<file path="design.v">
module decoder(
	input  [15:0] in1,
	input  [15:0] in2,
	input  [15:0] in3,
	input  [4:0] funct5,
	output reg [15:0] out1,
	output reg [15:0] out2,
	output reg [15:0] out3
);
	always @(*) begin
		case(funct5)
			5'b00000,5'b00001 : begin
				out1 <= in1;
				out2 <= 16'b0011111110000000;
				out3 <= in2;
			end
			5'b00010 : begin
				out1 <= in1;
				out2 <= in2;
				out3 <= 0;
			end
			5'b00100,5'b00101 : begin
				out1 <= in1;
				out2 <= in2;
				out3 <= in3;
			end
			default : begin
				out1 <= 0;
				out2 <= 0;
				out3 <= 0;
			end
		endcase
	end
endmodule
module mux_funct5(
	input [15:0] mult_add_sub,
	input [15:0] macc,
	input [4:0] funct5,
	output reg [15:0] result
);
  	always @(*) begin
		case(funct5)
			5'b00000,5'b00001,5'b00010,5'b00101,5'b00100 : result <= mult_add_sub;
			5'b00111 : result <= macc;
			default : result <= {16{1'b0}};
		endcase
  	end
endmodule
module bf16_fmadd_fmsub(
    input wire clk,
    input wire reset,
    input wire [15:0] in1,
    input wire [15:0] in2,
    input wire [15:0] in3,
    input wire [4:0] funct5,
    output reg [15:0] result
);
    reg [15:0] p1_reg_in3;
    reg [4:0] p1_reg_funct5;
    reg [31:0] p1_reg_exp_rm;
    reg [7:0] p1_reg_alu_in1;
    reg [7:0] p1_reg_alu_in2;
    reg p1_reg_s_rm;
    reg exc_flag;
    reg [15:0] exc_res;
    reg [31:0] exp_1;   
    reg [31:0] exp_2;   
    reg [7:0] alu_in1;   
    reg [7:0] alu_in2;   
    reg s_rm;   
    reg [15:0] p1_reg_exc_res;
    reg p1_reg_exc_flag; 
    reg [15:0] p2_reg_alu_rm;
    reg [31:0] p2_reg_exp_rm;
    reg p2_reg_s_rm;
    reg [15:0] p2_reg_exc_res;
    reg [15:0] p2_reg_in3;
    reg [4:0] p2_reg_funct5;
    reg p2_reg_exc_flag;
    reg signed [17:0] p3_reg_alu_m;
    reg signed [17:0] p3_reg_alu_m_shifted;
    reg signed [17:0] p3_reg_alu_in3;
    reg signed [17:0] p3_reg_alu_in3_shifted;
    reg signed [31:0] p3_reg_exp_3;
    reg signed [31:0] p3_reg_exp_m;
    reg p3_reg_s_m;
    reg p3_reg_s_in3;
    reg [15:0] p3_reg_exc_res;
    reg p3_reg_exc_flag;
    reg [4:0] p3_reg_funct5;
    reg signed [31:0] exp_s1;
    reg signed [31:0] exp_s2;
    reg signed [9:0] exp_rm_signed;
    reg signed [31:0] exp_m;   
    reg signed [31:0] exp_3;   
    reg signed [31:0] exp_r;   
    reg signed [17:0] alu_m;   
    reg signed [17:0] alu_in3;   
    reg signed [17:0] alu_m_shifted;   
    reg signed [17:0] alu_in3_shifted;   
    reg s_m;   
    reg s_in3;   
    reg [15:0] p4_reg_exc_res;
    reg p4_reg_exc_flag;
    reg [4:0] p4_reg_funct5;
    reg signed [31:0] p4_reg_exp_r;  
    reg signed [17:0] v_alu_m;
    reg signed [17:0] v_alu_in3;
    reg signed [17:0] p4_reg_alu_m;
    reg signed [17:0] p4_reg_alu_in3;
    reg signed [31:0] p5_reg_exp_r;
    reg [15:0] p5_reg_exc_res;
    reg p5_reg_exc_flag;
    reg signed [17:0] alu_r;
    reg s_r;  
    reg cancel_flag;  
    reg p5_reg_s_r;
    reg p5_reg_cancel_flag;
    reg [17:0] p5_reg_alu_r;
    reg p6_reg_exc_flag;
    reg p6_reg_s_r;
    reg p6_reg_cancel_flag;
    reg [15:0] p6_reg_exc_res;
    reg [17:0] p5_alu_r;
    reg [31:0] p5_exp_r;
    reg [17:0] p6_reg_alu_r;
    reg [31:0] p6_reg_exp_r;
    reg [17:0] p6_alu_r;
    reg [31:0] p6_exp_r;
    always @ (posedge clk) begin
        if (reset == 0) begin
            p1_reg_exp_rm <= 0;
            p1_reg_in3 <= 0;
            p1_reg_funct5 <= 0;
            p1_reg_alu_in1 <= 0;
            p1_reg_alu_in2 <= 0;
            p1_reg_s_rm <= 0;
            p1_reg_exc_flag <= 1;
            p1_reg_exc_res <= 0;
            p2_reg_alu_rm <= 0;
            p2_reg_exp_rm <= 0;
            p2_reg_s_rm <= 0;
            p2_reg_exc_res <= 0;
            p2_reg_in3 <= 0;
            p2_reg_funct5 <= 0;
            p2_reg_exc_flag <= 1;
            p3_reg_alu_m <= 0;
            p3_reg_alu_m_shifted <= 0;
            p3_reg_alu_in3 <= 0;
            p3_reg_alu_in3_shifted <= 0;
            p3_reg_exp_3 <= 0;
            p3_reg_exp_m <= 0;
            p3_reg_s_m <= 0;
            p3_reg_s_in3 <= 0;
            p3_reg_exc_res <= 0;
            p3_reg_exc_flag <= 1;
            p3_reg_funct5 <= 0;
            p4_reg_funct5 <= 0;
            p4_reg_exp_r <= 0;
            p4_reg_exc_res <= 0;
            p4_reg_exc_flag <= 1;
            p4_reg_alu_m <= 0;
            p4_reg_alu_in3 <= 0;
            p5_reg_exp_r <= 0;
            p5_reg_exc_res <= 0;
            p5_reg_exc_flag <= 1'b1;
            p5_reg_alu_r <= 0;
            p5_reg_s_r <= 0;
            p5_reg_cancel_flag <= 0;
            p6_reg_exc_flag <= 1;
            p6_reg_s_r <= 0;
            p6_reg_cancel_flag <= 0;
            p6_reg_exc_res <= 0;
            p6_reg_alu_r <= 0;
            p6_reg_exp_r <= 0;
        end else begin
            p1_reg_exp_rm <= (exp_1 + exp_2) - 127;  
            p1_reg_in3 <= in3;
            p1_reg_funct5 <= funct5;
            p1_reg_alu_in1 <= alu_in1;
            p1_reg_alu_in2 <= alu_in2;
            p1_reg_s_rm <= s_rm;
            p1_reg_exc_flag <= 1;
            p1_reg_exc_res <= 0;
            p1_reg_exc_flag <= exc_flag;
            p1_reg_exc_res <= exc_res;
            p2_reg_alu_rm <= p1_reg_alu_in1 * p1_reg_alu_in2;  
            p2_reg_exp_rm <= p1_reg_exp_rm;
            p2_reg_s_rm <= p1_reg_s_rm;
            p2_reg_exc_res <= p1_reg_exc_res;
            p2_reg_in3 <= p1_reg_in3;
            p2_reg_funct5 <= p1_reg_funct5;
            p2_reg_exc_flag <= p1_reg_exc_flag;
            p3_reg_alu_m <= alu_m;
            p3_reg_alu_m_shifted <= alu_m_shifted;
            p3_reg_alu_in3 <= alu_in3;
            p3_reg_alu_in3_shifted <= alu_in3_shifted;
            p3_reg_exp_3 <= exp_3;
            p3_reg_exp_m <= exp_m;
            p3_reg_s_m <= s_m;
            p3_reg_s_in3 <= s_in3;
            p3_reg_exc_res <= p2_reg_exc_res;
            p3_reg_exc_flag <= p2_reg_exc_flag;
            p3_reg_funct5 <= p2_reg_funct5;
            p4_reg_funct5 <= p3_reg_funct5;
            p4_reg_exp_r <= exp_r;
            p4_reg_exc_res <= p3_reg_exc_res;
            p4_reg_exc_flag <= p3_reg_exc_flag;
            p4_reg_alu_m <= v_alu_m;
            p4_reg_alu_in3 <= v_alu_in3;
            p5_reg_exp_r <= p4_reg_exp_r;
            p5_reg_exc_res <= p4_reg_exc_res;
            p5_reg_exc_flag <= p4_reg_exc_flag;
            p5_reg_alu_r <= alu_r;
            p5_reg_s_r <= s_r;
            p5_reg_cancel_flag <= cancel_flag;
            p6_reg_exc_flag <= p5_reg_exc_flag;
            p6_reg_s_r <= p5_reg_s_r;
            p6_reg_cancel_flag <= p5_reg_cancel_flag;
            p6_reg_exc_res <= p5_reg_exc_res;
            p6_reg_alu_r <= p5_alu_r;
            p6_reg_exp_r <= p5_exp_r;
        end
    end
    always @(*) begin
        if ((in1[14:7] == 0) || (in2[14:7] == 0)) begin
            exp_1 <= 0;
            exp_2 <= 127;
            alu_in1 <= 0;
            alu_in2 <= 0;
            s_rm <= 0;
        end else begin
            exp_1 <= in1[14:7];
            exp_2 <= in2[14:7];
            alu_in1 <= {1'b1,in1[6:0]};
            alu_in2 <= {1'b1,in2[6:0]};
            s_rm <= in1[15] ^ in2[15];
        end
    end
    always @(*) begin
        exc_flag = 1;
        exc_res = 16'b0000000000000000;
        if ((exp_1 == 255) || (exp_2 == 255) || (in3[14:7] == 8'b11111111)) begin
            if ((in1[6:0] != 0) && (exp_1 == 255)) begin
                exc_res = in1;
            end else if ((in2[6:0] != 0) && (exp_2 == 255)) begin
                exc_res = in2;
            end else if ((in3[6:0] != 0) && (in3[14:7] == 8'b11111111)) begin
                exc_res = in3;
            end else begin
                if (exp_1 == 255) begin
                    exc_res = in1;
                end else if (exp_2 == 255) begin
                    exc_res = in2;
                end else begin
                    exc_res = in3;
                end
            end
        end else begin
            exc_flag = 0;
        end
    end
    always @(*) begin
        exp_3 <= p2_reg_in3[14:7];
        exp_m <= p2_reg_exp_rm;
        exp_rm_signed = p2_reg_exp_rm;
        exp_s1 = ({2'b00,p2_reg_in3[14:7]}) - exp_rm_signed;
        exp_s2 = exp_rm_signed - ({2'b00,p2_reg_in3[14:7]});
        if (p2_reg_in3[14:7] == 0) begin
            alu_in3 <= 0;
            alu_in3_shifted <= 0;
            s_in3 <= 0;
        end else begin
            alu_in3 <= {4'b0001,p2_reg_in3[6:0],7'b0000000};
            alu_in3_shifted <= ({4'b0001,p2_reg_in3[6:0],7'b0000000}) >>> exp_s2;
            s_in3 <= p2_reg_in3[15];
        end
        if (p2_reg_alu_rm == 0) begin
            alu_m <= 0;
            alu_m_shifted <= 0;
            s_m <= 0;
        end else begin
            alu_m <= {2'b00,p2_reg_alu_rm};
            alu_m_shifted <= ({2'b00,p2_reg_alu_rm}) >>> exp_s1;
            s_m <= p2_reg_s_rm;
        end
    end
    always @(*) begin
        v_alu_m = p3_reg_alu_m;
        v_alu_in3 = p3_reg_alu_in3;
        if (p3_reg_exp_m >= p3_reg_exp_3) begin
            v_alu_in3 = p3_reg_alu_in3_shifted;
            exp_r <= p3_reg_exp_m;
        end else begin
            v_alu_m = p3_reg_alu_m_shifted;
            exp_r <= p3_reg_exp_3;
        end
        if (p3_reg_s_m == 1) begin
            v_alu_m =  -(v_alu_m);
        end else begin
            v_alu_m = v_alu_m;
        end
        if (p3_reg_s_in3 == 1) begin
            v_alu_in3 =  -(v_alu_in3);
        end else begin
            v_alu_in3 = v_alu_in3;
        end
    end
    always @(*) begin
        case (p4_reg_funct5)
            5'b00100, 5'b00000, 5'b00010 : begin
                alu_r = p4_reg_alu_m + p4_reg_alu_in3;
            end
            5'b00101,5'b00001 : begin
                alu_r = p4_reg_alu_m - p4_reg_alu_in3;
            end
            default : begin
              alu_r = 0;
            end
        endcase
        if (alu_r == 0) begin
           cancel_flag = 1;
        end else begin
           cancel_flag = 0;
        end
        s_r = 0;
        if (alu_r < 0) begin
            s_r = 1;
            alu_r = -(alu_r);
        end
    end
    always @(*) begin
        p5_alu_r = p5_reg_alu_r;
        p5_exp_r = p5_reg_exp_r;
        if (p5_alu_r[16] == 1) begin
            p5_exp_r = p5_exp_r + 2;
            p5_alu_r = p5_alu_r >> 2;
        end else if (p5_alu_r[15] == 1) begin
            p5_exp_r = p5_exp_r + 1;
            p5_alu_r = p5_alu_r >> 1;
        end else if (p5_alu_r[14] == 1) begin
           p5_alu_r = p5_alu_r << 0;
        end else if (p5_alu_r[13] == 1) begin
            p5_exp_r = p5_exp_r - 1;
            p5_alu_r = p5_alu_r << 1;
        end else if (p5_alu_r[12] == 1) begin
            p5_exp_r = p5_exp_r - 2;
            p5_alu_r = p5_alu_r << 2;
        end else if (p5_alu_r[11] == 1) begin
            p5_exp_r = p5_exp_r - 3;
            p5_alu_r = p5_alu_r << 3;
        end else if (p5_alu_r[10] == 1) begin
            p5_exp_r = p5_exp_r - 4;
            p5_alu_r = p5_alu_r << 4;
        end else if (p5_alu_r[9] == 1) begin
            p5_exp_r = p5_exp_r - 5;
            p5_alu_r = p5_alu_r << 5;
        end else if (p5_alu_r[8] == 1) begin
            p5_exp_r = p5_exp_r - 6;
            p5_alu_r = p5_alu_r << 6;
        end else if (p5_alu_r[7] == 1) begin
            p5_exp_r = p5_exp_r - 7;
            p5_alu_r = p5_alu_r << 7;
        end else if (p5_alu_r[6] == 1) begin
            p5_exp_r = p5_exp_r - 7;
            p5_alu_r = p5_alu_r << 8;
        end else if (p5_alu_r[5] == 1) begin
            p5_exp_r = p5_exp_r - 7;
            p5_alu_r = p5_alu_r << 9;
        end else if (p5_alu_r[4] == 1) begin
            p5_exp_r = p5_exp_r - 7;
            p5_alu_r = p5_alu_r << 10;
        end else if (p5_alu_r[3] == 1) begin
            p5_exp_r = p5_exp_r - 7;
            p5_alu_r = p5_alu_r << 11;
        end else if (p5_alu_r[2] == 1) begin
            p5_exp_r = p5_exp_r - 7;
            p5_alu_r = p5_alu_r << 12;
        end else if (p5_alu_r[1] == 1) begin
            p5_exp_r = p5_exp_r - 7;
            p5_alu_r = p5_alu_r << 13;
        end else if (p5_alu_r[0] == 1) begin
            p5_exp_r = p5_exp_r - 7;
            p5_alu_r = p5_alu_r << 14;
        end
    end
    always @(*) begin
        p6_alu_r = p6_reg_alu_r;
        p6_exp_r = p6_reg_exp_r;
        if (p6_alu_r[6] == 1) begin
            p6_alu_r[13:7] = (p6_alu_r[13:7]) + 1;
            if (p6_alu_r[13:7] == 0) begin
                p6_exp_r = p6_exp_r + 1;
            end
        end
        if (p6_reg_exc_flag == 1) begin
           result <= p6_reg_exc_res;
        end else if (p6_reg_cancel_flag == 1) begin
           result <= 0;
        end else if ((p6_exp_r >= 255) && (p6_reg_s_r == 0)) begin
           result <= 16'b0111111110000000;  
        end else if ((p6_exp_r >= 255) && (p6_reg_s_r == 1)) begin
           result <= 16'b1111111110000000;  
        end else if (p6_exp_r <= 0) begin
            result <= 16'b0000000000000000;  
        end else begin
            result[15] <= p6_reg_s_r;
            result[14:7] <= p6_exp_r;
            result[6:0] <= p6_alu_r[13:7];
        end
    end
endmodule
module bf16_mult_leaf
# (parameter G = 6) (
    input clk,
    input reset,
    input [15:0] in1,  
    input [15:0] in2,  
    output wire [G + 15:0] out_alu_m,  
    output reg [31:0] out_exp_m,  
    output reg out_s_m,  
    output reg out_exc_flag,  
    output reg out_err_code  
);
    reg [31:0] p1_reg_exp_m;
    reg [7:0] p1_reg_alu_in1;
    reg [7:0] p1_reg_alu_in2;
    reg p1_reg_s_m;
    reg p1_reg_exc_flag;
    reg p1_reg_err_code;
    reg [31:0] exp_1;
    reg [31:0] exp_2;
    reg [7:0] alu_in1;
    reg [7:0] alu_in2;
    reg s_m;   
    reg exc_flag;
    reg err_code;
    wire [G-1:0] guard;
    reg [15:0] s_alu_m;
    assign guard = 0;
    always @(*) begin
        if ((in1[14:7] == 0) || (in2[14:7] == 0)) begin
            exp_1 <= 0;
            exp_2 <= 0;
            alu_in1 <= 0;
            alu_in2 <= 0;
            s_m <= 0;
        end else begin
            exp_1 <= in1[14:7];
            exp_2 <= in2[14:7];
            alu_in1 <= {1'b1,in1[6:0]};
            alu_in2 <= {1'b1,in2[6:0]};
            s_m <= in1[15] ^ in2[15];
        end
    end
  always @(*) begin 
      exc_flag = 1;
      err_code = 0;
      if ((exp_1 == 255) || (exp_2 == 255)) begin
          if (in1[6:0] != 0 && exp_1 == 255 || in2[6:0] != 0 && exp_2 == 255) begin
              err_code = 1;
          end else begin
              err_code = 0;
          end
      end else begin
          exc_flag = 0;
      end
  end
  always @(posedge clk) begin
      if (reset == 0) begin
          p1_reg_exp_m <= 0;
          p1_reg_alu_in1 <= 0;
          p1_reg_alu_in2 <= 0;
          p1_reg_s_m <= 0;
          p1_reg_exc_flag <= 1;
          p1_reg_err_code <= 0;
          s_alu_m <= 0;
          out_exp_m <= 0;
          out_s_m <= 0;
          out_err_code <= 0;
          out_exc_flag <= 1;
      end else begin
          p1_reg_exp_m <= exp_1 + exp_2;  
          p1_reg_alu_in1 <= alu_in1;
          p1_reg_alu_in2 <= alu_in2;
          p1_reg_s_m <= s_m;
          p1_reg_exc_flag <= exc_flag;
          p1_reg_err_code <= err_code;
          s_alu_m <= p1_reg_alu_in1 * p1_reg_alu_in2;
          out_exp_m <= p1_reg_exp_m;
          out_s_m <= p1_reg_s_m;
          out_err_code <= p1_reg_err_code;
          out_exc_flag <= p1_reg_exc_flag;
      end
  end
  assign out_alu_m = {guard, s_alu_m};
endmodule
module bf16_add_branch
# (parameter G = 6) (
    input clk,
    input reset,
    input [G + 15:0] in1,
    input [31:0] exp_1,
    input s_in1,
    input exc_flag_1,
    input err_code_1,
    input [G + 15:0] in2,
    input [31:0] exp_2,
    input s_in2,
    input exc_flag_2,
    input err_code_2,
    output reg [G + 15:0] out_alu_r,
    output reg [31:0] out_exp_r,
    output reg out_s_r,
    output reg out_exc_flag,
    output reg out_err_code
);
    reg signed [G + 15:0] p1_reg_alu_in2;
    reg signed [G + 15:0] p1_reg_alu_in2_shifted;
    reg signed [G + 15:0] p1_reg_alu_in1;
    reg signed [G + 15:0] p1_reg_alu_in1_shifted;
    reg signed [31:0] p1_reg_exp_1;
    reg signed [31:0] p1_reg_exp_2;
    reg p1_reg_s_in2;
    reg p1_reg_s_in1;
    reg p1_reg_exc_flag;
    reg p1_reg_err_code;  
    reg signed [31:0] p2_reg_exp_r;
    reg p2_reg_exc_flag;
    reg p2_reg_err_code;
    reg signed [G + 15:0] p2_reg_alu_in1;
    reg signed [G + 15:0] p2_reg_alu_in2;
    reg signed [G + 15:0] v_alu_in1;
    reg signed [G + 15:0] v_alu_in2;
    reg signed [G + 15:0] alu_r;
    reg s_r;
    reg signed [31:0] exp_r;
    reg signed [G + 15:0] alu_in1;
    reg signed [G + 15:0] alu_in1_shifted;
    reg signed [G + 15:0] alu_in2;
    reg signed [G + 15:0] alu_in2_shifted;
    reg exc_flag;
    reg err_code;
    wire [G - 1:0] guard;  
    assign guard = 0;
    always @(*) begin
        if (exc_flag_1 == 1 || exc_flag_2 == 1) begin
            exc_flag <= 1;
            err_code <= err_code_1 | err_code_2;
        end else begin
            exc_flag <= 0;
            err_code <= 0;
        end
    end
    always @(*) begin: S1
        reg signed [31:0] exp_s1;
        reg signed [31:0] exp_s2;
        if ((exp_1 - exp_2) < 0) begin
           exp_s1 =  -(exp_1 - exp_2);
        end else begin
           exp_s1 = exp_1 - exp_2;
        end
        if ((exp_2 - exp_1) < 0) begin
            exp_s2 =  -(exp_2 - exp_1);
        end else begin
            exp_s2 = exp_2 - exp_1;
        end
        alu_in1 <= in1;
        alu_in1_shifted <= (in1) >>> exp_s2;
        alu_in2 <= in2;
        alu_in2_shifted <= (in2) >>> exp_s1;
    end
    always @(*) begin: S2
        v_alu_in1 = p1_reg_alu_in1;
        v_alu_in2 = p1_reg_alu_in2;
        if (p1_reg_exp_2 >= p1_reg_exp_1) begin
            v_alu_in1 = p1_reg_alu_in1_shifted;
            exp_r <= p1_reg_exp_2;
        end else begin
            v_alu_in2 = p1_reg_alu_in2_shifted;
            exp_r <= p1_reg_exp_1;
        end
        if (p1_reg_s_in1 == 1) begin
            v_alu_in1 =  -(v_alu_in1);
        end else begin
            v_alu_in1 = v_alu_in1;
        end
        if (p1_reg_s_in2 == 1) begin
            v_alu_in2 =  -(v_alu_in2);
        end else begin
            v_alu_in2 = v_alu_in2;
        end
    end
    always @(*) begin: S3
        reg signed [31:0] v_exp;
        v_exp = p2_reg_exp_r;
        alu_r = p2_reg_alu_in2 + p2_reg_alu_in1;
        s_r = 0;
        if (alu_r < 0) begin
            s_r = 1;
            alu_r =  -(alu_r);
        end
    end
    always @(posedge clk) begin
        if (reset == 0) begin
            p1_reg_alu_in2 <= 0;
            p1_reg_alu_in2_shifted <= 0;
            p1_reg_alu_in1 <= 0;
            p1_reg_alu_in1_shifted <= 0;
            p1_reg_exp_1 <= 0;
            p1_reg_exp_2 <= 0;
            p1_reg_s_in2 <= 0;
            p1_reg_s_in1 <= 0;
            p1_reg_exc_flag <= 1;
            p1_reg_err_code <= 0;
            p2_reg_exp_r <= 0;
            p2_reg_exc_flag <= 1;
            p2_reg_err_code <= 0;
            p2_reg_alu_in1 <= 0;
            p2_reg_alu_in2 <= 0;
            out_exp_r <= 0;
            out_exc_flag <= 1;
            out_err_code <= 0;
            out_alu_r <= 0;
            out_s_r <= 0;
        end else begin
            p1_reg_alu_in2 <= alu_in2;
            p1_reg_alu_in2_shifted <= alu_in2_shifted;
            p1_reg_alu_in1 <= alu_in1;
            p1_reg_alu_in1_shifted <= alu_in1_shifted;
            p1_reg_exp_1 <= exp_1;
            p1_reg_exp_2 <= exp_2;
            p1_reg_s_in2 <= s_in2;
            p1_reg_s_in1 <= s_in1;
            p1_reg_exc_flag <= exc_flag;
            p1_reg_err_code <= err_code;
            p2_reg_exp_r <= exp_r;
            p2_reg_exc_flag <= p1_reg_exc_flag;
            p2_reg_err_code <= p1_reg_err_code;
            p2_reg_alu_in1 <= v_alu_in1;
            p2_reg_alu_in2 <= v_alu_in2;
            out_exp_r <= p2_reg_exp_r;
            out_exc_flag <= p2_reg_exc_flag;
            out_err_code <= p2_reg_err_code;
            out_alu_r <= alu_r;
            out_s_r <= s_r;
        end
    end
endmodule
module bf16_add_root
# (parameter G = 6)(
    input clk,
    input reset,
    input [G + 15:0] in1,
    input [31:0] exp_1,
    input s_in1,
    input exc_flag_1,
    input err_code_1,
    input [G + 15:0] in2,
    input [31:0] exp_2,
    input s_in2,
    input exc_flag_2,
    input err_code_2,
    output reg [15:0] result
);
    reg signed [G + 15:0] p1_reg_alu_in2;
    reg signed [G + 15:0] p1_reg_alu_in2_shifted;
    reg signed [G + 15:0] p1_reg_alu_in1;
    reg signed [G + 15:0] p1_reg_alu_in1_shifted;
    reg signed [31:0] p1_reg_exp_1;
    reg signed [31:0] p1_reg_exp_2;
    reg p1_reg_s_in2;
    reg p1_reg_s_in1;
    reg p1_reg_exc_flag;
    reg p1_reg_err_code;  
    reg signed [31:0] p2_reg_exp_r;
    reg p2_reg_exc_flag;
    reg p2_reg_err_code;
    reg signed [G + 15:0] p2_reg_alu_in1;
    reg signed [G + 15:0] p2_reg_alu_in2; 
    reg signed [G + 15:0] v_alu_in1;
    reg signed [G + 15:0] v_alu_in2; 
    reg signed [31:0] p3_reg_exp_r;
    reg p3_reg_exc_flag;
    reg p3_reg_err_code;
    reg signed [G + 15:0] p3_reg_alu_r;
    reg p3_reg_s_r;
    reg p3_reg_cancel_flag;  
    reg p4_reg_exc_flag;
    reg p4_reg_err_code;
    reg signed [31:0] p4_reg_exp_r;
    reg signed [G + 15:0] p4_reg_alu_r;
    reg p4_reg_s_r;
    reg p4_reg_cancel_flag;
    reg signed [G + 15:0] alu_in1;
    reg signed [G + 15:0] alu_in1_shifted;
    reg signed [G + 15:0] alu_in2;
    reg signed [G + 15:0] alu_in2_shifted;
    reg exc_flag;
    reg err_code;
    wire [G - 1:0] guard;  
    reg signed [31:0] exp_r;
    reg signed [G + 15:0] alu_r;
    reg s_r;
    reg cancel_flag;
    reg signed [G + 15:0] v_alu_r;
    reg signed [31:0] v_exp_r;
    assign guard = 0;
    always @(*) begin
        if (exc_flag_1 == 1 || exc_flag_2 == 1) begin
            exc_flag <= 1;
            err_code <= err_code_1 | err_code_2;
        end else begin
            exc_flag <= 0;
            err_code <= 0;
        end
    end
  always @(*) begin: S1
      reg signed [31:0] exp_s1;
      reg signed [31:0] exp_s2;
      if((exp_1 - exp_2) < 0) begin
          exp_s1 =  -(exp_1 - exp_2);
      end else begin
          exp_s1 = exp_1 - exp_2;
      end
      if ((exp_2 - exp_1) < 0) begin
          exp_s2 =  -(exp_2 - exp_1);
      end else begin
          exp_s2 = exp_2 - exp_1;
      end
      alu_in1 <= in1;
      alu_in1_shifted <= (in1) >>> exp_s2;
      alu_in2 <= in2;
      alu_in2_shifted <= (in2) >>> exp_s1;
  end
    always @(*) begin : S2
        v_alu_in1 = p1_reg_alu_in1;
        v_alu_in2 = p1_reg_alu_in2;
        if ((p1_reg_exp_2 >= p1_reg_exp_1)) begin
            v_alu_in1 = p1_reg_alu_in1_shifted;
            exp_r <= p1_reg_exp_2;
        end else begin
            v_alu_in2 = p1_reg_alu_in2_shifted;
            exp_r <= p1_reg_exp_1;
        end
        if (p1_reg_s_in1 == 1) begin
            v_alu_in1 =  -(v_alu_in1);
        end else begin
            v_alu_in1 = v_alu_in1;
        end
        if (p1_reg_s_in2 == 1) begin
            v_alu_in2 =  -(v_alu_in2);
        end else begin
            v_alu_in2 = v_alu_in2;
        end
    end
    always @(*) begin: S3
        reg signed [31:0] v_exp;
        v_exp = p2_reg_exp_r;
        alu_r = p2_reg_alu_in2 + p2_reg_alu_in1;
        if (alu_r == {guard,16'b0000000000000000}) begin
            cancel_flag = 1;
        end else begin
            cancel_flag = 0;
        end
        s_r = 0;
        if (alu_r < 0) begin
            s_r = 1;
            alu_r =  -(alu_r);
        end
    end
    always @(*) begin
        v_alu_r = p3_reg_alu_r;
        v_exp_r = p3_reg_exp_r;
        if (v_alu_r[20] == 1) begin
            v_exp_r = v_exp_r + 6;
            v_alu_r = (v_alu_r) >> 6;
        end else if (v_alu_r[19] == 1) begin
            v_exp_r = v_exp_r + 5;
            v_alu_r = (v_alu_r) >> 5;
        end else if (v_alu_r[18] == 1) begin
            v_exp_r = v_exp_r + 4;
            v_alu_r = (v_alu_r) >> 4;
        end else if (v_alu_r[17] == 1) begin
            v_exp_r = v_exp_r + 3;
            v_alu_r = (v_alu_r) >> 3;
        end else if (v_alu_r[16] == 1) begin
            v_exp_r = v_exp_r + 2;
            v_alu_r = (v_alu_r) >> 2;
        end else if (v_alu_r[15] == 1) begin
            v_exp_r = v_exp_r + 1;
            v_alu_r = (v_alu_r) >> 1;
        end else if (v_alu_r[14] == 1) begin
            v_alu_r = (v_alu_r) << 0;
        end else if (v_alu_r[13] == 1) begin
            v_exp_r = v_exp_r - 1;
            v_alu_r = (v_alu_r) << 1;
        end else if (v_alu_r[12] == 1) begin
            v_exp_r = v_exp_r - 2;
            v_alu_r = (v_alu_r) << 2;
        end else if (v_alu_r[11] == 1) begin
            v_exp_r = v_exp_r - 3;
            v_alu_r = (v_alu_r) << 3;
        end else if (v_alu_r[10] == 1) begin
            v_exp_r = v_exp_r - 4;
            v_alu_r = (v_alu_r) << 4;
        end else if (v_alu_r[9] == 1) begin
            v_exp_r = v_exp_r - 5;
            v_alu_r = (v_alu_r) << 5;
        end else if (v_alu_r[8] == 1) begin
            v_exp_r = v_exp_r - 6;
            v_alu_r = (v_alu_r) << 6;
        end else if (v_alu_r[7] == 1) begin
            v_exp_r = v_exp_r - 7;
            v_alu_r = (v_alu_r) << 7;
        end else if (v_alu_r[6] == 1) begin
            v_exp_r = v_exp_r - 7;
            v_alu_r = (v_alu_r) << 8;
        end else if (v_alu_r[5] == 1) begin
            v_exp_r = v_exp_r - 7;
            v_alu_r = (v_alu_r) << 9;
        end else if (v_alu_r[4] == 1) begin
            v_exp_r = v_exp_r - 7;
            v_alu_r = (v_alu_r) << 10;
        end else if (v_alu_r[3] == 1) begin
            v_exp_r = v_exp_r - 7;
            v_alu_r = (v_alu_r) << 11;
        end else if (v_alu_r[2] == 1) begin
            v_exp_r = v_exp_r - 7;
            v_alu_r = (v_alu_r) << 12;
        end else if (v_alu_r[1] == 1) begin
            v_exp_r = v_exp_r - 7;
            v_alu_r = (v_alu_r) << 13;
        end else if (v_alu_r[0] == 1) begin
            v_exp_r = v_exp_r - 7;
            v_alu_r = (v_alu_r) << 14;
        end
    end
    always @(*) begin: S5
        reg signed [G + 15:0] v_alu_r;
        reg signed [31:0] v_exp_r;
        v_alu_r = p4_reg_alu_r;
        v_exp_r = p4_reg_exp_r;
        if (v_alu_r[6] == 1) begin
            v_alu_r[13:7] = v_alu_r[13:7] + 1;
            if(v_alu_r[13:7] == 0) begin
                v_exp_r = v_exp_r + 1;
            end
        end
        if (p4_reg_exc_flag == 1) begin
            if (p4_reg_err_code == 1) begin
                result <= {p4_reg_s_r,15'b111111110000001};  
            end else begin
                result <= {p4_reg_s_r,15'b111111110000000};  
            end
        end else if (p4_reg_cancel_flag == 1) begin
            result <= 0;
        end else if ((v_exp_r > 381) && p4_reg_s_r == 0) begin
            result <= 16'b0111111110000000;  
        end else if ((v_exp_r > 381) && p4_reg_s_r == 1) begin
            result <= 16'b1111111110000000;  
        end else if (v_exp_r < 128) begin
            result <= 16'b0000000000000000;  
        end else begin
            result[15] <= p4_reg_s_r;
            result[14:7] <= (v_exp_r) - 127;
            result[6:0] <= v_alu_r[13:7];
        end
    end
    always @(posedge clk) begin
        if (reset == 0) begin
            p1_reg_alu_in2 <= 0;
            p1_reg_alu_in2_shifted <= 0;
            p1_reg_alu_in1 <= 0;
            p1_reg_alu_in1_shifted <= 0;
            p1_reg_exp_1 <= 0;
            p1_reg_exp_2 <= 0;
            p1_reg_s_in2 <= 0;
            p1_reg_s_in1 <= 0;
            p1_reg_exc_flag <= 1;
            p1_reg_err_code <= 0;
            p2_reg_exp_r <= 0;
            p2_reg_exc_flag <= 1;
            p2_reg_err_code <= 0;
            p2_reg_alu_in1 <= 0;
            p2_reg_alu_in2 <= 0;
            p3_reg_exp_r <= 0;
            p3_reg_exc_flag <= 1;
            p3_reg_err_code <= 0;
            p3_reg_alu_r <= 0;
            p3_reg_s_r <= 0;
            p3_reg_cancel_flag <= 0;
            p4_reg_exc_flag <= 1;
            p4_reg_err_code <= 0;
            p4_reg_s_r <= 0;
            p4_reg_cancel_flag <= 0;
            p4_reg_alu_r <= 0;
            p4_reg_exp_r <= 0;
        end else begin
            p1_reg_alu_in2 <= alu_in2;
            p1_reg_alu_in2_shifted <= alu_in2_shifted;
            p1_reg_alu_in1 <= alu_in1;
            p1_reg_alu_in1_shifted <= alu_in1_shifted;
            p1_reg_exp_1 <= exp_1;
            p1_reg_exp_2 <= exp_2;
            p1_reg_s_in2 <= s_in2;
            p1_reg_s_in1 <= s_in1;
            p1_reg_exc_flag <= exc_flag;
            p1_reg_err_code <= err_code;
            p2_reg_exp_r <= exp_r;
            p2_reg_exc_flag <= p1_reg_exc_flag;
            p2_reg_err_code <= p1_reg_err_code;
            p2_reg_alu_in1 <= v_alu_in1;
            p2_reg_alu_in2 <= v_alu_in2;
            p3_reg_exp_r <= p2_reg_exp_r;
            p3_reg_exc_flag <= p2_reg_exc_flag;
            p3_reg_err_code <= p2_reg_err_code;
            p3_reg_alu_r <= alu_r;
            p3_reg_s_r <= s_r;
            p3_reg_cancel_flag <= cancel_flag;
            p4_reg_exc_flag <= p3_reg_exc_flag;
            p4_reg_err_code <= p3_reg_err_code;
            p4_reg_s_r <= p3_reg_s_r;
            p4_reg_cancel_flag <= p3_reg_cancel_flag;
            p4_reg_alu_r <= v_alu_r;
            p4_reg_exp_r <= v_exp_r;
        end
    end
endmodule
module bf16_SIMD_MACC
# (parameter G = 6) (
    input clk,
    input reset,
    input [15:0] in1,
    input [15:0] in2,
    input  [15:0] in3,
    input  [15:0] in4,
    input  [15:0] in5,
    input  [15:0] in6,
    input  [15:0] in7,
    input  [15:0] in8,
    input  [15:0] in9,
    input  [15:0] in10,
    input  [15:0] in11,
    input  [15:0] in12,
    input  [15:0] in13,
    input  [15:0] in14,
    input  [15:0] in15,
    input  [15:0] in16,
    input  [15:0] in17,
    input  [15:0] in18,
    output wire [15:0] result
);
    wire [G + 15:0] m1_alu_m;
    wire [31:0] m1_exp_m;
    wire m1_s_m;
    wire m1_exc_flag;
    wire m1_err_code;
    wire [G + 15:0] m2_alu_m;
    wire [31:0] m2_exp_m;
    wire m2_s_m;
    wire m2_exc_flag;
    wire m2_err_code;
    wire [G + 15:0] m3_alu_m;
    wire [31:0] m3_exp_m;
    wire m3_s_m;
    wire m3_exc_flag;
    wire m3_err_code;
    wire [G + 15:0] m4_alu_m;
    wire [31:0] m4_exp_m;
    wire m4_s_m;
    wire m4_exc_flag;
    wire m4_err_code;
    wire [G + 15:0] m5_alu_m;
    wire [31:0] m5_exp_m;
    wire m5_s_m;
    wire m5_exc_flag;
    wire m5_err_code;
    wire [G + 15:0] m6_alu_m;
    wire [31:0] m6_exp_m;
    wire m6_s_m;
    wire m6_exc_flag;
    wire m6_err_code;
    wire [G + 15:0] m7_alu_m;
    wire [31:0] m7_exp_m;
    wire m7_s_m;
    wire m7_exc_flag;
    wire m7_err_code;
    wire [G + 15:0] m8_alu_m;
    wire [31:0] m8_exp_m;
    wire m8_s_m;
    wire m8_exc_flag;
    wire m8_err_code;
    wire [G + 15:0] m9_alu_m;
    wire [31:0] m9_exp_m;
    wire m9_s_m;
    wire m9_exc_flag;
    wire m9_err_code;
    wire [G + 15:0] a1_alu_r;
    wire [31:0] a1_exp_r;
    wire a1_s_r;
    wire a1_exc_flag;
    wire a1_err_code;
    wire [G + 15:0] a2_alu_r;
    wire [31:0] a2_exp_r;
    wire a2_s_r;
    wire a2_exc_flag;
    wire a2_err_code;
    wire [G + 15:0] a3_alu_r;
    wire [31:0] a3_exp_r;
    wire a3_s_r;
    wire a3_exc_flag;
    wire a3_err_code;
    wire [G + 15:0] a4_alu_r;
    wire [31:0] a4_exp_r;
    wire a4_s_r;
    wire a4_exc_flag;
    wire a4_err_code;
    wire [G + 15:0] a5_alu_r;
    wire [31:0] a5_exp_r;
    wire a5_s_r;
    wire a5_exc_flag;
    wire a5_err_code;
    wire [G + 15:0] a6_alu_r;
    wire [31:0] a6_exp_r;
    wire a6_s_r;
    wire a6_exc_flag;
    wire a6_err_code;
    wire [G + 15:0] a7_alu_r;
    wire [31:0] a7_exp_r;
    wire a7_s_r;
    wire a7_exc_flag;
    wire a7_err_code;
    reg [15:0] p1_in17;
    reg [15:0] p1_in18;
    reg [15:0] p2_in17;
    reg [15:0] p2_in18;
    reg [15:0] p3_in17;
    reg [15:0] p3_in18;
    reg [15:0] p4_in17;
    reg [15:0] p4_in18;
    reg [15:0] p5_in17;
    reg [15:0] p5_in18;
    reg [15:0] p6_in17;
    reg [15:0] p6_in18;
    reg [15:0] p7_in17;
    reg [15:0] p7_in18;
    reg [15:0] p8_in17;
    reg [15:0] p8_in18;
    reg [15:0] p9_in17;
    reg [15:0] p9_in18;
    wire [15:0] in17_m;
    wire [15:0] in18_m;
    always @ (posedge clk) begin
        if (reset == 0) begin
            p1_in17 <= 0;
            p1_in18 <= 0;
            p2_in17 <= 0;
            p2_in18 <= 0;
            p3_in17 <= 0;
            p3_in18 <= 0;
            p4_in17 <= 0;
            p4_in18 <= 0;
            p5_in17 <= 0;
            p5_in18 <= 0;
            p6_in17 <= 0;
            p6_in18 <= 0;
            p7_in17 <= 0;
            p7_in18 <= 0;
            p8_in17 <= 0;
            p8_in18 <= 0;
            p9_in17 <= 0;
            p9_in18 <= 0;
        end else begin
            p1_in17 <= in17;
            p1_in18 <= in18;
            p2_in17 <= p1_in17;
            p2_in18 <= p1_in18;
            p3_in17 <= p2_in17;
            p3_in18 <= p2_in18;
            p4_in17 <= p3_in17;
            p4_in18 <= p3_in18;
            p5_in17 <= p4_in17;
            p5_in18 <= p4_in18;
            p6_in17 <= p5_in17;
            p6_in18 <= p5_in18;
            p7_in17 <= p6_in17;
            p7_in18 <= p6_in18;
            p8_in17 <= p7_in17;
            p8_in18 <= p7_in18;
            p9_in17 <= p8_in17;
            p9_in18 <= p8_in18;
        end
    end
    assign in17_m = p9_in17;
    assign in18_m = p9_in18;
    bf16_mult_leaf MULT1(
        .clk(clk),
        .reset(reset),
        .in1(in1),
        .in2(in2),
        .out_alu_m(m1_alu_m),
        .out_exp_m(m1_exp_m),
        .out_s_m(m1_s_m),
        .out_exc_flag(m1_exc_flag),
        .out_err_code(m1_err_code));
    bf16_mult_leaf MULT2(
        .clk(clk),
        .reset(reset),
        .in1(in3),
        .in2(in4),
        .out_alu_m(m2_alu_m),
        .out_exp_m(m2_exp_m),
        .out_s_m(m2_s_m),
        .out_exc_flag(m2_exc_flag),
        .out_err_code(m2_err_code));
    bf16_mult_leaf MULT3(
        .clk(clk),
        .reset(reset),
        .in1(in5),
        .in2(in6),
        .out_alu_m(m3_alu_m),
        .out_exp_m(m3_exp_m),
        .out_s_m(m3_s_m),
        .out_exc_flag(m3_exc_flag),
        .out_err_code(m3_err_code));
    bf16_mult_leaf MULT4(
        .clk(clk),
        .reset(reset),
        .in1(in7),
        .in2(in8),
        .out_alu_m(m4_alu_m),
        .out_exp_m(m4_exp_m),
        .out_s_m(m4_s_m),
        .out_exc_flag(m4_exc_flag),
        .out_err_code(m4_err_code));
    bf16_mult_leaf MULT5(
        .clk(clk),
        .reset(reset),
        .in1(in9),
        .in2(in10),
        .out_alu_m(m5_alu_m),
        .out_exp_m(m5_exp_m),
        .out_s_m(m5_s_m),
        .out_exc_flag(m5_exc_flag),
        .out_err_code(m5_err_code));
    bf16_mult_leaf MULT6(
        .clk(clk),
        .reset(reset),
        .in1(in11),
        .in2(in12),
        .out_alu_m(m6_alu_m),
        .out_exp_m(m6_exp_m),
        .out_s_m(m6_s_m),
        .out_exc_flag(m6_exc_flag),
        .out_err_code(m6_err_code));
    bf16_mult_leaf MULT7(
        .clk(clk),
        .reset(reset),
        .in1(in13),
        .in2(in14),
        .out_alu_m(m7_alu_m),
        .out_exp_m(m7_exp_m),
        .out_s_m(m7_s_m),
        .out_exc_flag(m7_exc_flag),
        .out_err_code(m7_err_code));
    bf16_mult_leaf MULT8(
        .clk(clk),
        .reset(reset),
        .in1(in15),
        .in2(in16),
        .out_alu_m(m8_alu_m),
        .out_exp_m(m8_exp_m),
        .out_s_m(m8_s_m),
        .out_exc_flag(m8_exc_flag),
        .out_err_code(m8_err_code));
    bf16_mult_leaf MULT9(
        .clk(clk),
        .reset(reset),
        .in1(in17_m),
        .in2(in18_m),
        .out_alu_m(m9_alu_m),
        .out_exp_m(m9_exp_m),
        .out_s_m(m9_s_m),
        .out_exc_flag(m9_exc_flag),
        .out_err_code(m9_err_code));
    bf16_add_branch ADD1(
        .clk(clk),
        .reset(reset),
        .in1(m1_alu_m),
        .exp_1(m1_exp_m),
        .s_in1(m1_s_m),
        .exc_flag_1(m1_exc_flag),
        .err_code_1(m1_err_code),
        .in2(m2_alu_m),
        .exp_2(m2_exp_m),
        .s_in2(m2_s_m),
        .exc_flag_2(m2_exc_flag),
        .err_code_2(m2_err_code),
        .out_alu_r(a1_alu_r),
        .out_exp_r(a1_exp_r),
        .out_s_r(a1_s_r),
        .out_exc_flag(a1_exc_flag),
        .out_err_code(a1_err_code));
    bf16_add_branch ADD2(
        .clk(clk),
        .reset(reset),
        .in1(m3_alu_m),
        .exp_1(m3_exp_m),
        .s_in1(m3_s_m),
        .exc_flag_1(m3_exc_flag),
        .err_code_1(m3_err_code),
        .in2(m4_alu_m),
        .exp_2(m4_exp_m),
        .s_in2(m4_s_m),
        .exc_flag_2(m4_exc_flag),
        .err_code_2(m4_err_code),
        .out_alu_r(a2_alu_r),
        .out_exp_r(a2_exp_r),
        .out_s_r(a2_s_r),
        .out_exc_flag(a2_exc_flag),
        .out_err_code(a2_err_code));
    bf16_add_branch ADD3(
        .clk(clk),
        .reset(reset),
        .in1(m5_alu_m),
        .exp_1(m5_exp_m),
        .s_in1(m5_s_m),
        .exc_flag_1(m5_exc_flag),
        .err_code_1(m5_err_code),
        .in2(m6_alu_m),
        .exp_2(m6_exp_m),
        .s_in2(m6_s_m),
        .exc_flag_2(m6_exc_flag),
        .err_code_2(m6_err_code),
        .out_alu_r(a3_alu_r),
        .out_exp_r(a3_exp_r),
        .out_s_r(a3_s_r),
        .out_exc_flag(a3_exc_flag),
        .out_err_code(a3_err_code));
    bf16_add_branch ADD4(
        .clk(clk),
        .reset(reset),
        .in1(m7_alu_m),
        .exp_1(m7_exp_m),
        .s_in1(m7_s_m),
        .exc_flag_1(m7_exc_flag),
        .err_code_1(m7_err_code),
        .in2(m8_alu_m),
        .exp_2(m8_exp_m),
        .s_in2(m8_s_m),
        .exc_flag_2(m8_exc_flag),
        .err_code_2(m8_err_code),
        .out_alu_r(a4_alu_r),
        .out_exp_r(a4_exp_r),
        .out_s_r(a4_s_r),
        .out_exc_flag(a4_exc_flag),
        .out_err_code(a4_err_code));
    bf16_add_branch ADD5(
        .clk(clk),
        .reset(reset),
        .in1(a1_alu_r),
        .exp_1(a1_exp_r),
        .s_in1(a1_s_r),
        .exc_flag_1(a1_exc_flag),
        .err_code_1(a1_err_code),
        .in2(a2_alu_r),
        .exp_2(a2_exp_r),
        .s_in2(a2_s_r),
        .exc_flag_2(a2_exc_flag),
        .err_code_2(a2_err_code),
        .out_alu_r(a5_alu_r),
        .out_exp_r(a5_exp_r),
        .out_s_r(a5_s_r),
        .out_exc_flag(a5_exc_flag),
        .out_err_code(a5_err_code));
    bf16_add_branch ADD6(
        .clk(clk),
        .reset(reset),
        .in1(a3_alu_r),
        .exp_1(a3_exp_r),
        .s_in1(a3_s_r),
        .exc_flag_1(a3_exc_flag),
        .err_code_1(a3_err_code),
        .in2(a4_alu_r),
        .exp_2(a4_exp_r),
        .s_in2(a4_s_r),
        .exc_flag_2(a4_exc_flag),
        .err_code_2(a4_err_code),
        .out_alu_r(a6_alu_r),
        .out_exp_r(a6_exp_r),
        .out_s_r(a6_s_r),
        .out_exc_flag(a6_exc_flag),
        .out_err_code(a6_err_code));
    bf16_add_branch ADD7(
        .clk(clk),
        .reset(reset),
        .in1(a5_alu_r),
        .exp_1(a5_exp_r),
        .s_in1(a5_s_r),
        .exc_flag_1(a5_exc_flag),
        .err_code_1(a5_err_code),
        .in2(a6_alu_r),
        .exp_2(a6_exp_r),
        .s_in2(a6_s_r),
        .exc_flag_2(a6_exc_flag),
        .err_code_2(a6_err_code),
        .out_alu_r(a7_alu_r),
        .out_exp_r(a7_exp_r),
        .out_s_r(a7_s_r),
        .out_exc_flag(a7_exc_flag),
        .out_err_code(a7_err_code));
    bf16_add_root ROOT(
        .clk(clk),
        .reset(reset),
        .in1(a7_alu_r),
        .exp_1(a7_exp_r),
        .s_in1(a7_s_r),
        .exc_flag_1(a7_exc_flag),
        .err_code_1(a7_err_code),
        .in2(m9_alu_m),
        .exp_2(m9_exp_m),
        .s_in2(m9_s_m),
        .exc_flag_2(m9_exc_flag),
        .err_code_2(m9_err_code),
        .result(result));
endmodule
module bf16_unit
# (parameter G = 6) (
    input  clk,
    input  reset,
    input  [15:0] in1,
    input  [15:0] in2,
    input  [15:0] in3,
    input  [15:0] in4,
    input  [15:0] in5,
    input  [15:0] in6,
    input  [15:0] in7,
    input  [15:0] in8,
    input  [15:0] in9,
    input  [15:0] in10,
    input  [15:0] in11,
    input  [15:0] in12,
    input  [15:0] in13,
    input  [15:0] in14,
    input  [15:0] in15,
    input  [15:0] in16,
    input  [15:0] in17,
    input  [15:0] in18,
    input  [4:0] funct5,
    output wire [15:0] result
);
    reg [4:0] p1_funct5;
    reg [4:0] p2_funct5;
    reg [4:0] p3_funct5;
    reg [4:0] p4_funct5;
    reg [4:0] p5_funct5;
    reg [4:0] p6_funct5;
    reg [4:0] p7_funct5;
    reg [4:0] p8_funct5;
    reg [4:0] p9_funct5;
    reg [4:0] p10_funct5;
    reg [4:0] p11_funct5;
    reg [4:0] p12_funct5;
    reg [4:0] p13_funct5;
    reg [4:0] p14_funct5;
    reg [4:0] p15_funct5;
    reg [15:0] p1_in1;
    reg [15:0] p1_in2;
    reg [15:0] p1_in3;
    reg [15:0] p2_in1;
    reg [15:0] p2_in2;
    reg [15:0] p2_in3;
    reg [15:0] p3_in1;
    reg [15:0] p3_in2;
    reg [15:0] p3_in3;
    reg [15:0] p4_in1;
    reg [15:0] p4_in2;
    reg [15:0] p4_in3;
    reg [15:0] p5_in1;
    reg [15:0] p5_in2;
    reg [15:0] p5_in3;
    reg [15:0] p6_in1;
    reg [15:0] p6_in2;
    reg [15:0] p6_in3;
    reg [15:0] p7_in1;
    reg [15:0] p7_in2;
    reg [15:0] p7_in3; 
    reg [15:0] p8_in1;
    reg [15:0] p8_in2;
    reg [15:0] p8_in3; 
    reg [15:0] p9_in1;
    reg [15:0] p9_in2;
    reg [15:0] p9_in3; 
    wire [15:0] mux_mult_add_sub;
    wire [15:0] mux_macc;
    wire [15:0] s_in1;
    wire [15:0] s_in2;
    wire [15:0] s_in3;
    bf16_SIMD_MACC bf16_SIMD(
      .clk(clk),
      .reset(reset),
      .in1(in1),
      .in2(in2),
      .in3(in3),
      .in4(in4),
      .in5(in5),
      .in6(in6),
      .in7(in7),
      .in8(in8),
      .in9(in9),
      .in10(in10),
      .in11(in11),
      .in12(in12),
      .in13(in13),
      .in14(in14),
      .in15(in15),
      .in16(in16),
      .in17(in17),
      .in18(in18),
      .result(mux_macc));
    decoder dec(
      .in1(p9_in1),
      .in2(p9_in2),
      .in3(p9_in3),
      .funct5(p9_funct5),
      .out1(s_in1),
      .out2(s_in2),
      .out3(s_in3));
    bf16_fmadd_fmsub fmadd_fmsub(
      .clk(clk),
      .reset(reset),
      .in1(s_in1),
      .in2(s_in2),
      .in3(s_in3),
      .funct5(p9_funct5),
      .result(mux_mult_add_sub));
    mux_funct5 mux(
      .mult_add_sub(mux_mult_add_sub),
      .macc(mux_macc),
      .funct5(p15_funct5),
      .result(result));
    always @(posedge clk) begin
        if (reset == 0) begin
            p1_funct5 <= 0;
            p2_funct5 <= 0;
            p3_funct5 <= 0;
            p4_funct5 <= 0;
            p5_funct5 <= 0;
            p6_funct5 <= 0;
            p7_funct5 <= 0;
            p8_funct5 <= 0;
            p9_funct5 <= 0;
            p10_funct5 <= 0;
            p11_funct5 <= 0;
            p12_funct5 <= 0;
            p13_funct5 <= 0;
            p14_funct5 <= 0;
            p15_funct5 <= 0;
            p1_in1 <= 0;
            p1_in2 <= 0;
            p1_in3 <= 0;
            p2_in1 <= 0;
            p2_in2 <= 0;
            p2_in3 <= 0;
            p3_in1 <= 0;
            p3_in2 <= 0;
            p3_in3 <= 0;
            p4_in1 <= 0;
            p4_in2 <= 0;
            p4_in3 <= 0;
            p5_in1 <= 0;
            p5_in2 <= 0;
            p5_in3 <= 0;
            p6_in1 <= 0;
            p6_in2 <= 0;
            p6_in3 <= 0;
            p7_in1 <= 0;
            p7_in2 <= 0;
            p7_in3 <= 0;
            p8_in1 <= 0;
            p8_in2 <= 0;
            p8_in3 <= 0;
            p9_in1 <= 0;
            p9_in2 <= 0;
            p9_in3 <= 0;
        end else begin
            p1_funct5 <= funct5;
            p2_funct5 <= p1_funct5;
            p3_funct5 <= p2_funct5;
            p4_funct5 <= p3_funct5;
            p5_funct5 <= p4_funct5;
            p6_funct5 <= p5_funct5;
            p7_funct5 <= p6_funct5;
            p8_funct5 <= p7_funct5;
            p9_funct5 <= p8_funct5;
            p10_funct5 <= p9_funct5;
            p11_funct5 <= p10_funct5;
            p12_funct5 <= p11_funct5;
            p13_funct5 <= p12_funct5;
            p14_funct5 <= p13_funct5;
            p15_funct5 <= p14_funct5;
            p1_in1 <= in1;
            p1_in2 <= in2;
            p1_in3 <= in3;
            p2_in1 <= p1_in1;
            p2_in2 <= p1_in2;
            p2_in3 <= p1_in3;
            p3_in1 <= p2_in1;
            p3_in2 <= p2_in2;
            p3_in3 <= p2_in3;
            p4_in1 <= p3_in1;
            p4_in2 <= p3_in2;
            p4_in3 <= p3_in3;
            p5_in1 <= p4_in1;
            p5_in2 <= p4_in2;
            p5_in3 <= p4_in3;
            p6_in1 <= p5_in1;
            p6_in2 <= p5_in2;
            p6_in3 <= p5_in3;
            p7_in1 <= p6_in1;
            p7_in2 <= p6_in2;
            p7_in3 <= p6_in3;
            p8_in1 <= p7_in1;
            p8_in2 <= p7_in2;
            p8_in3 <= p7_in3;
            p9_in1 <= p8_in1;
            p9_in2 <= p8_in2;
            p9_in3 <= p8_in3;
        end
    end
endmodule
</file>
<file path="run.sh">
#!/bin/bash
# the make line also repeats each setting of config.mk as NAME=value (left out here)
make -C /OpenROAD-flow-scripts/flow DESIGN_CONFIG=/design/flow/config.mk WORK_HOME=/design/flow/orfs CLKGATE_MAP_FILE= finish
</file>
<file path="config.mk">
export PLATFORM = sky130hd
export DESIGN_NAME = bf16_unit
export DESIGN_NICKNAME = bf16_unit
export VERILOG_FILES = /design/flow/design.v
export SDC_FILE = /design/flow/constraint.sdc
export NUM_CORES = 4
export LEC_CHECK = 0
export ABC_AREA = 1
export CAP_MARGIN = 20
export CORE_ASPECT_RATIO = 0.52
export CORE_MARGIN = 2
export CORE_UTILIZATION = 42
export CTS_CLUSTER_DIAMETER = 80
export GPL_ROUTABILITY_DRIVEN = 1
export HOLD_SLACK_MARGIN = 0.18
export PLACE_DENSITY = 0.4
export SETUP_SLACK_MARGIN = 3.69
export SLEW_MARGIN = 20
</file>
<file path="constraint.sdc">
create_clock -name core_clock -period 13.8 [get_ports {clk}]
set_input_delay 2.7600 -clock core_clock [delete_from_list [all_inputs] [get_ports {clk}]]
set_output_delay 2.7600 -clock core_clock [all_outputs]
set_load 0.01 [all_outputs]
</file>
==> results of run 1 <==
[routing by layer]
metal / vias to the layer above / GRT usage / share of wire
met5: - / 0 / 0.00012
met4: 10 / 0.03770 / 0.014
met3: 483 / 0.04265 / 0.076
met2: 4885 / 0.3370 / 0.36
met1: 72750 / 0.4356 / 0.55
li1: 79520 / - / -
[metrics by stage]
stage	total power, mW	hold WS [ps]	cell area [um^2]	setup slack (ps)
after floorplan	18.17	390.5	175800	7920
after global placement	21.40	393.4	183000	6354
after detailed placement	21.36	394.7	183000	6410
after CTS	30.89	376.2	194200	5385
after global routing	32.91	405.2	194200	4976
final	30.83	379.4	194200	5401
[layout make-up]
cell class | count | area, um^2
well taps | 5536 | 6927
inverters | 4939 | 18550
repair buffers | 442 | 4187
flip-flops and latches | 3218 | 64420
clock inverters | 149 | 2066
fillers | 43450 | 222800
multi-input cells | 16590 | 88940
clock buffers | 420 | 9126
diodes | 8 | 20.02
==> reports/qor.yml, run 1 <==
cts_hold_buf: 0
combinational_fraction_of_design_power: 0.344
design.die.area_um2: 424100
power_per_cell_area_nw_per_um2: 158.7
initialDrtViolationCount: 14960
cts.root.buffer_cell: "clkbuf_16"
final_core_util: 0.4658
timing.rr.end: "fmadd_fmsub.p1_reg_exp_rm[8]$_SDFF_PN0_"
vias: 157600
dieHeight_um: 470.5
yosys.area_share.aoi: 0.1043
async_flop_share: 0
total_switching_power_mw: 12.18
top_power_group: "registers"
die_w_um: 901.2
setup_repair_after_global_routing_missed_its_margin: "false"
yosysTopAreaCell: "dfxtp_1"
clk_path_buf_depth: 4
grt_pass1_vias: 146400
rrSetupSlack_ps: 8440
enable_flop_cells: 0
intPower_mw: 18.65
row_count: 171
synth.ff_latch_count: 3218
report.final.hold_viol_count: 0
seq_area_frac_synth: 0.3664
synth.cell_area_um2: 175800
synth.cellmix.simpleShare: 0.2742
drt-total-wl_um: 558300
critPathMaxFanout: 15
fa_ha_area_frac: 0.1136
vias_per_cell: 5.036
log.warning_count: 147
setup_violations: 0
grt_overflow: 0
pin_count: 311
leakage_nw: 105.2
grt_start_max_net_pins: 261
critPathLaunch: "bf16_SIMD.ROOT.p4_reg_alu_r[7]$_SDFF_PN0_"
finalClockSkew_ps: 83.04
placed_cells: 30730
worst_ep_required_time_ps: 11040
postSynthNetCount: 27390
flip_flop_cell_with_the_highest_count_after_synthesis: "dfxtp_1"
endpoint: "result[7]"
core_util_floorplan: 0.4216
max_slew_margin: 0.2701
critical_path.startpoint_type: "flop"
firstDrtPassIters: 6
reg2regPathDepth: 22
pwr.group.sequential_mw: 10.8
critical-path-top-cell-by-count: "nand2_1"
worst_r2r_startpoint: "p9_funct5[4]$_SDFF_PN0_"
yosys_warnings: 8
xor_and_xnor_fraction_of_the_mapped_netlist_area: 0.01270
grt_antenna_before_repair: 30
layout_overhead_on_the_synthesized_area_pct: 10.48
worstSetupPathDepth: 22
p_clk_mw: 9.41
syn-instance-count: 25740
top_cells_by_area: "dfxtp_1, nand2_1, inv_1"
clock_tree_from_tritoncts: "yes"
finalMaxSlewViolations: 0
hold-path-endpoint: "p8_in3[14]$_SDFF_PN0_"
worst_hold_path_type: "reg2reg"
synth.cells.most_frequent: "nand2_1, inv_1, dfxtp_1, nor2_1, nand3_1"
end_kind: "primary output"
gates_resized_cts_repair: 0
switching_share: 0.3952
seq_power_share: 0.351
clkPwrFrac: 0.305
timing.final.crit_share: 0.6086
critPathMaxStageDelay_ps: 590
cts_buffers: 320
syn_avg_cell_area_um2: 6.830
io_buffers: 310
synth_dominant_cell_count: "nand2_1"
min_from: "p7_in3[14]$_SDFF_PN0_"
setup.worst_path.class: "reg2out"
route.detailed.wl_per_inst_um: 17.83
cells_yosys: 25740
mux_area_frac: 0.0006263
design.final.nets: 27160
critPathTopFamily: "simple AND/OR/NAND/NOR gates"
cts.clk_slew.worst_paths_ps: 70
drt.antenna.violating_nets: 0
whs_path_depth: 2
cts.repair_timing.setup_buffer_count: 0
detailedPlacementHpwl_um: 439000
run_status: "no timing/DRC/antenna violations"
critical_path.cell_chain: "ha_1 -> inv_1 -> nand2_1 -> nand3_2 -> nor2_4 -> nand2_2 -> nor2_2 -> nand2_2 -> xor2_1 -> inv_1 -> ha_1 -> or3_1 -> nor2_1 -> nand3_1 -> nand2_1 -> nand2_1 -> nand2_1 -> nand2_2 -> nand3_1 -> nand3_1 -> nand2_1 -> clkdlybuf4s50_1"
clock_sink_count: 3218
final_cell_count_no_fill: 31310
total_neg_setup_slack_ps: 0
gp_routability_congestion: 0.9327
yosysTopAreaCellShare: 0.3664
worst_slew_pin_slew_ps: 1083
grt_util_all_layers: 0.2582
post-route-min-period_ps: 8399
floorplan.core_area_um2: 417000
clk-insertion-delay-late_ps: 970
comb_power_mw: 10.6
number_of_h_tree_levels: 5
ys_area_um2: 175800
cp_max_stage_cell: "clkdlybuf4s50_1"
max_cap_violations: 0
drc: 0
fmax_ghz: 0.1191
grt_pass1_wl_um: 874000
ir_drop_mv: 0.1531
crit_path_buf_inv_count: 3
netlist_logic_family_top: "simple AND/OR/NAND/NOR gates"
arrival_ps: 5640
ys_types: 80
==> run 2, diff against run 1 <==
- ABC_AREA: 1 -> unset
- CAP_MARGIN: 20 -> 15
- CORE_ASPECT_RATIO: 0.52 -> unset
- CORE_UTILIZATION: 42 -> 72
- CTS_CLUSTER_DIAMETER: 80 -> unset
- CTS_CLUSTER_SIZE: unset -> 10
- GPL_ROUTABILITY_DRIVEN: 1 -> unset
- HOLD_SLACK_MARGIN: 0.18 -> unset
- PLACE_DENSITY: 0.4 -> 0.6
- SETUP_SLACK_MARGIN: 3.69 -> 0.86
- clock period: 13.8 -> 4.26 ns (I/O delays scaled with it)
==> run 2 against run 1 <==
  * Combinational power increased by 7%
  * Sequential share of layout area rose by 1.1 points
  * Sequential power rose to 2.9 times the previous value
  * Flip-flop count stayed put
  * Area after synthesis shrank 5.7%
  * Critical endpoint is now result[8]
  * Largest cell class unchanged
  * Cell count down 29%
  * Via count is 14% lower
  * Die area is 45% lower
  * Utilization rose by 36 points
  * First-iteration DRC count down 12%
  * Now fails the layout checks on setup timing
  * Largest power group unchanged
  * Highest routed layer unchanged
  * Wire length shrank 21%
  * Global-route usage increased by 9.8 points
==> reports/qor.yml, run 2 <==
grt_start_max_net_pins: 344  # was 261
endpoint: "result[8]"  # was result[7]
grt_pass1_wl_um: 685500  # was 874000 um
arrival_ps: 4340  # was 5640 ps
setup_violations: 20  # was 0
floorplan.core_area_um2: 229500  # was 417000 um^2
end_kind: "primary output"  # unchanged
drt.antenna.violating_nets: 0  # unchanged
fmax_ghz: 0.1927
post-route-min-period_ps: 5190
max_slew_margin: 0.2068  # was 0.2701
yosys_warnings: 8  # unchanged
cp_max_stage_cell: "a2111oi_4"  # was clkdlybuf4s50_1
clock_sink_count: 3218  # unchanged
finalClockSkew_ps: 108.7  # was 83.04 ps
min_from: "reset"  # was p7_in3[14]$_SDFF_PN0_
check.faults: "setup timing"
syn_avg_cell_area_um2: 8.828  # was 6.830 um^2
combinational_fraction_of_design_power: 0.159  # was 0.344
cts.clk_slew.worst_paths_ps: 60  # was 70 ps
final_design_area_no_fill_um2: 189300  # was 194200 um^2
grt_overflow: 0  # unchanged
finalMaxSlewViolations: 0  # unchanged
vias_per_cell: 6.067  # was 5.036
cts.root.buffer_cell: "clkbuf_16"  # unchanged
design.die.area_um2: 234100  # was 424100 um^2
setup_repair_after_global_routing_missed_its_margin: "true"  # was false
async_flop_share: 0  # unchanged
synth.ff_latch_count: 3218  # unchanged
finalHoldWorstSlack_ps: 352.7  # was 379.4 ps
worst_r2r_startpoint: "bf16_SIMD.MULT8.p1_reg_alu_in1[1]$_SDFF_PP0_"  # was p9_funct5[4]$_SDFF_PN0_
worst_hold_path_type: "in2reg"  # was reg2reg
clk-insertion-delay-late_ps: 1030  # was 970 ps
post_dp_cell_area_um2: 173600  # was 183000 um^2
worstSetupPathDepth: 16  # was 22
top_cells_by_area: "dfxtp_1, and2_1, ha_1"  # was dfxtp_1, nand2_1, inv_1
critPathLaunch: "fmadd_fmsub.p6_reg_alu_r[7]$_SDFF_PN0_"  # was bf16_SIMD.ROOT.p4_reg_alu_r[7]$_SDFF_PN0_
route.detailed.wl_per_inst_um: 19.80  # was 17.83 um
worst_slew_pin_slew_ps: 1181  # was 1083 ps
critical-path-top-cell-by-count: "buf_6"  # was nand2_1
dieHeight_um: 483.9  # was 470.5 um
synth.cellmix.simpleShare: 0.2311  # was 0.2742
setup.worst_path.class: "reg2out"  # unchanged
total_switching_power_mw: 18.91  # was 12.18 mW
clkPwrFrac: 0.393  # was 0.305
clk_path_buf_depth: 4  # unchanged
layout_setup_ws_ps: -930.1  # was 5401 ps
critical_path.cell_chain: "buf_6 -> and3b_1 -> nor3_4 -> o2111ai_2 -> buf_4 -> nor3_4 -> buf_6 -> nand4_1 -> xor2_1 -> nand3_2 -> a2111oi_4 -> buf_4 -> buf_6 -> a31oi_4 -> or3_4 -> buf_6"  # was ha_1 -> inv_1 -> nand2_1 -> nand3_2 -> nor2_4 -> nand2_2 -> nor2_2 -> nand2_2 -> xor2_1 -> inv_1 -> ha_1 -> or3_1 -> nor2_1 -> nand3_1 -> nand2_1 -> nand2_1 -> nand2_1 -> nand2_2 -> nand3_1 -> nand3_1 -> nand2_1 -> clkdlybuf4s50_1
netlist_logic_family_top: "simple AND/OR/NAND/NOR gates"  # unchanged
gp_routability_congestion: 0.9765  # was 0.9327
ir_drop_mv: 0.4247  # was 0.1531 mV
pin_count: 311  # unchanged
timing.rr.end: "bf16_SIMD.MULT8.s_alu_m[9]$_SDFF_PN0_"  # was fmadd_fmsub.p1_reg_exp_rm[8]$_SDFF_PN0_
number_of_h_tree_levels: 5  # unchanged
rrSetupSlack_ps: -120  # was 8440 ps
synth_dominant_cell_count: "dfxtp_1"  # was nand2_1
die_w_um: 483.9  # was 901.2 um
synth.cells.most_frequent: "dfxtp_1, and2_1, nor2_1, nand2_1, inv_1"  # was nand2_1, inv_1, dfxtp_1, nor2_1, nand3_1
max_cap_violations: 0  # unchanged
top_power_group: "registers"  # unchanged
grt_pass1_vias: 129600  # was 146400
p_clk_mw: 27.8  # was 9.41 mW
yosysTopAreaCell: "dfxtp_1"  # unchanged
fillerInstances: 13970  # was 43450
final_core_util: 0.8249  # was 0.4658
hold-path-endpoint: "fmadd_fmsub.p6_reg_exc_res[15]$_SDFF_PN0_"  # was p8_in3[14]$_SDFF_PN0_
worst_ep_required_time_ps: 3410  # was 11040 ps
xor_and_xnor_fraction_of_the_mapped_netlist_area: 0.04274  # was 0.01270
io_buffers: 310  # unchanged
timing.final.crit_share: 1.218  # was 0.6086
clock_tree_from_tritoncts: "yes"  # unchanged
yosysTopAreaCellShare: 0.3886  # was 0.3664
grt_antenna_before_repair: 28  # was 30
enable_flop_cells: 0  # unchanged
syn-instance-count: 18780  # was 25740
seq_power_share: 0.448  # was 0.351
log.warning_count: 171  # was 147
yosys.area_share.aoi: 0.1197  # was 0.1043
run_status: "complete, but fails checks"  # was no timing/DRC/antenna violations
firstDrtPassIters: 9  # was 6
intPower_mw: 51.86  # was 18.65 mW
reg2regPathDepth: 19  # was 22
comb_power_mw: 11.3  # was 10.6 mW
cells_yosys: 18780  # was 25740
power_per_cell_area_nw_per_um2: 373.9  # was 158.7 nW/um^2
total_power_mw: 70.77  # was 30.83 mW
whs_path_depth: 2  # unchanged
layout_overhead_on_the_synthesized_area_pct: 14.17  # was 10.48%
critPathTopFamily: "simple AND/OR/NAND/NOR gates"  # unchanged
ys_types: 96  # was 80
synth.cell_area_um2: 165800  # was 175800 um^2
report.final.hold_viol_count: 0  # unchanged
cts_hold_buf: 0  # unchanged
initialDrtViolationCount: 13120  # was 14960
flip_flop_cell_with_the_highest_count_after_synthesis: "dfxtp_1"  # unchanged
ys_area_um2: 165800  # was 175800 um^2
preCtsSetupSlack_ps: -290.0  # was 6410 ps
mux_area_frac: 0.05318  # was 0.0006263
drt-total-wl_um: 441800  # was 558300 um
critical_path.startpoint_type: "flop"  # unchanged
row_count: 176  # was 171
crit_path_buf_inv_count: 6  # was 3
critPathMaxStageDelay_ps: 470  # was 590 ps
leakage_nw: 81.10  # was 105.2 nW
vias: 135400  # was 157600
fa_ha_area_frac: 0.1205  # was 0.1136
design.final.nets: 20860  # was 27160
grt_util_all_layers: 0.3561  # was 0.2582
core_util_floorplan: 0.7225  # was 0.4216
pwr.group.sequential_mw: 31.7  # was 10.8 mW
postSynthNetCount: 20420  # was 27390
critPathMaxFanout: 6  # was 15
switching_share: 0.2672  # was 0.3952
cts_buffers: 380  # was 320
seq_area_frac_synth: 0.3886  # was 0.3664
detailedPlacementHpwl_um: 310700  # was 439000 um
drc: 0  # unchanged
-- run 2: area by class of cell --
cell class                 instances  area (um^2)  area share
timing repair buffer             947         8263     0.04365
multi-input combinational      13620        98250      0.5191
sequential                      3218        64800      0.3423
tap                             3026         3786     0.02000
clock inverter                    20        305.3    0.001613
clock buffer                     426         9896     0.05228
inverter                        1050         3964     0.02094
antenna                            9        22.52   0.0001190
-- run 2: per-stage QoR --
stage          setup TNS, ps  instances
6_report              -13980      22320
3_3_place_gp           -2533      21640
3_5_place_dp           -4633      21640
4_1_cts               -14880      22200
2_1_floorplan              0      18780
5_1_grt               -17210      22310
-- run 2: what timing repair did --
item | 4_1_cts | 5_1_grt
buffers inserted | 119 | 102
resized | 498 | 525
gates cloned | 1 | 1
pin swaps | 302 | 366
setup endpoints to repair | 591 | 803
-- run 2: per-layer routing --
layer	global-route usage	vias to the layer above	wire [um]
li1	-	64420	-
met2	0.5778	5796	203400
met1	0.4780	63990	185100
met5	0	-	26
met3	0.05798	1191	34640
met4	0.1354	4	18610
Power is estimated from default activity; no workload was simulated.
